==> run Z: inputs <==
// fft16
module fft16 (
    input  wire              clk,
    input  wire              rst_n,
    input  wire              start,
    input  wire signed [8:0] din_i,
    input  wire signed [8:0] din_q,
    output wire              ready,
    output wire              dout_valid,
    output wire signed [8:0] dout_i,
    output wire signed [8:0] dout_q
);
clock: 15.9 ns
lec_check: 0
cap_margin: 20
core_margin: 2
core_utilization: 46
cts_cluster_size: 91
setup_slack_margin: 0.78
slew_margin: 15
tns_end_percent: 20
run.sh (not shown) runs the stock make flow with config.mk's settings and CLKGATE_MAP_FILE=.
==> run R (differences from run Z) <==
==> flow/config.mk (replaced) <==
export PLATFORM = sky130hd
export DESIGN_NAME = fft16
export DESIGN_NICKNAME = fft16
export VERILOG_FILES = /design/flow/design.v
export SDC_FILE = /design/flow/constraint.sdc
export NUM_CORES = 4
export LEC_CHECK = 0
export ABC_AREA = 1
export CAP_MARGIN = 20
export CORE_MARGIN = 2
export CORE_UTILIZATION = 71
export PLACE_DENSITY_LB_ADDON = 0.06
export SETUP_SLACK_MARGIN = 2.41
export SLEW_MARGIN = 20
==> flow/constraint.sdc (replaced) <==
create_clock -name core_clock -period 8.43 [get_ports {clk}]
set_input_delay 1.6860 -clock core_clock [delete_from_list [all_inputs] [get_ports {clk}]]
set_output_delay 1.6860 -clock core_clock [all_outputs]
set_load 0.01 [all_outputs]
==> summary of the runs <==
- Run Z completed with no timing, DRC or antenna violations. Run R ended with an error in global routing (5_1_grt).
- Die area: run R is smaller than run Z (about 33%).
- Between run R and run Z, the lower synthesized cell count is in run Z (gap about 22%, measured against run Z).
- In run Z the area after synthesis is lower than in run R, by 3.1%.

---

==> trial 1 <==
fft16 again, from the RTL that the note above started with.
export LEC_CHECK = 0
export ABC_AREA = 0
export CAP_MARGIN = 20
export CELL_PAD_IN_SITES_DETAIL_PLACEMENT = 0
export CORE_MARGIN = 2
export CORE_UTILIZATION = 72
export CTS_CLUSTER_DIAMETER = 283
export GPL_ROUTABILITY_DRIVEN = 1
export PLACE_DENSITY_LB_ADDON = 0.12
export SETUP_SLACK_MARGIN = 2.59
export SLEW_MARGIN = 20
create_clock -name core_clock -period 9.2 [get_ports {clk}]
==> trial 27 (differences from trial 1) <==
- ABC_AREA: 0 -> default
- CELL_PAD_IN_SITES_DETAIL_PLACEMENT: 0 -> default
- CORE_UTILIZATION: 72 -> 64
- CTS_CLUSTER_DIAMETER: 283 -> default
- GPL_ROUTABILITY_DRIVEN: 1 -> default
- PLACE_DENSITY_LB_ADDON: 0.12 -> default
- SETUP_SLACK_MARGIN: 2.59 -> default
==> flow/constraint.sdc (replaced) <==
create_clock -name core_clock -period 11.1 [get_ports {clk}]
set_input_delay 2.2200 -clock core_clock [delete_from_list [all_inputs] [get_ports {clk}]]
set_output_delay 2.2200 -clock core_clock [all_outputs]
set_load 0.01 [all_outputs]
==> results.toml <==
# yosys + openroad results
[detailed_routing]
vias = 37370
drt-vias-per-instance = 6.140
wl_met1_um = 60640

[status]
status = "finished clean"

[final_timing]
max_freq_ghz = 0.09477
fin_crit_sh_pct = 95.06

[cts]
ctsResizeCount = 0
cts_inserted_buffers = 77

[cells_and_area]
n_fill_cell = 5995
sh_seq_area_pct = 36.92
area_growth_pct = 10.11
comb-cell-share_pct = 49.34

[worst_setup_path]
r2r_slack_ps = 550
critPathLaunch = "u_fft.ctrl_U0.current_state[1]"

[job]
drv_cap = 0

[placed_design]
dp_hpwl_um = 105700

[floorplan]
die_h_um = 291.5
-- figures above: trial 27

==> results.toml <==
# yosys + openroad results
[final_timing]
fin_ws_ps = -1660
max_freq_ghz = 0.09208
finalMaxSlewViolations = 2
fin_crit_sh_pct = 118.0
setup_viol = 36

[floorplan]
die_h_um = 275.1

[cells_and_area]
n_fill_cell = 2491
area_growth_pct = 26.29
sh_seq_area_pct = 32.19

[worst_setup_path]
r2r_slack_ps = -1660

[status]
so.violations = "capacitance limit, slew limit, setup timing"
status = "failed layout checks"

[detailed_routing]
drt-vias-per-instance = 7.220
wl_met1_um = 62450

[cts]
ctsResizeCount = 214

[job]
drv_cap = 1
-- figures above: trial 1

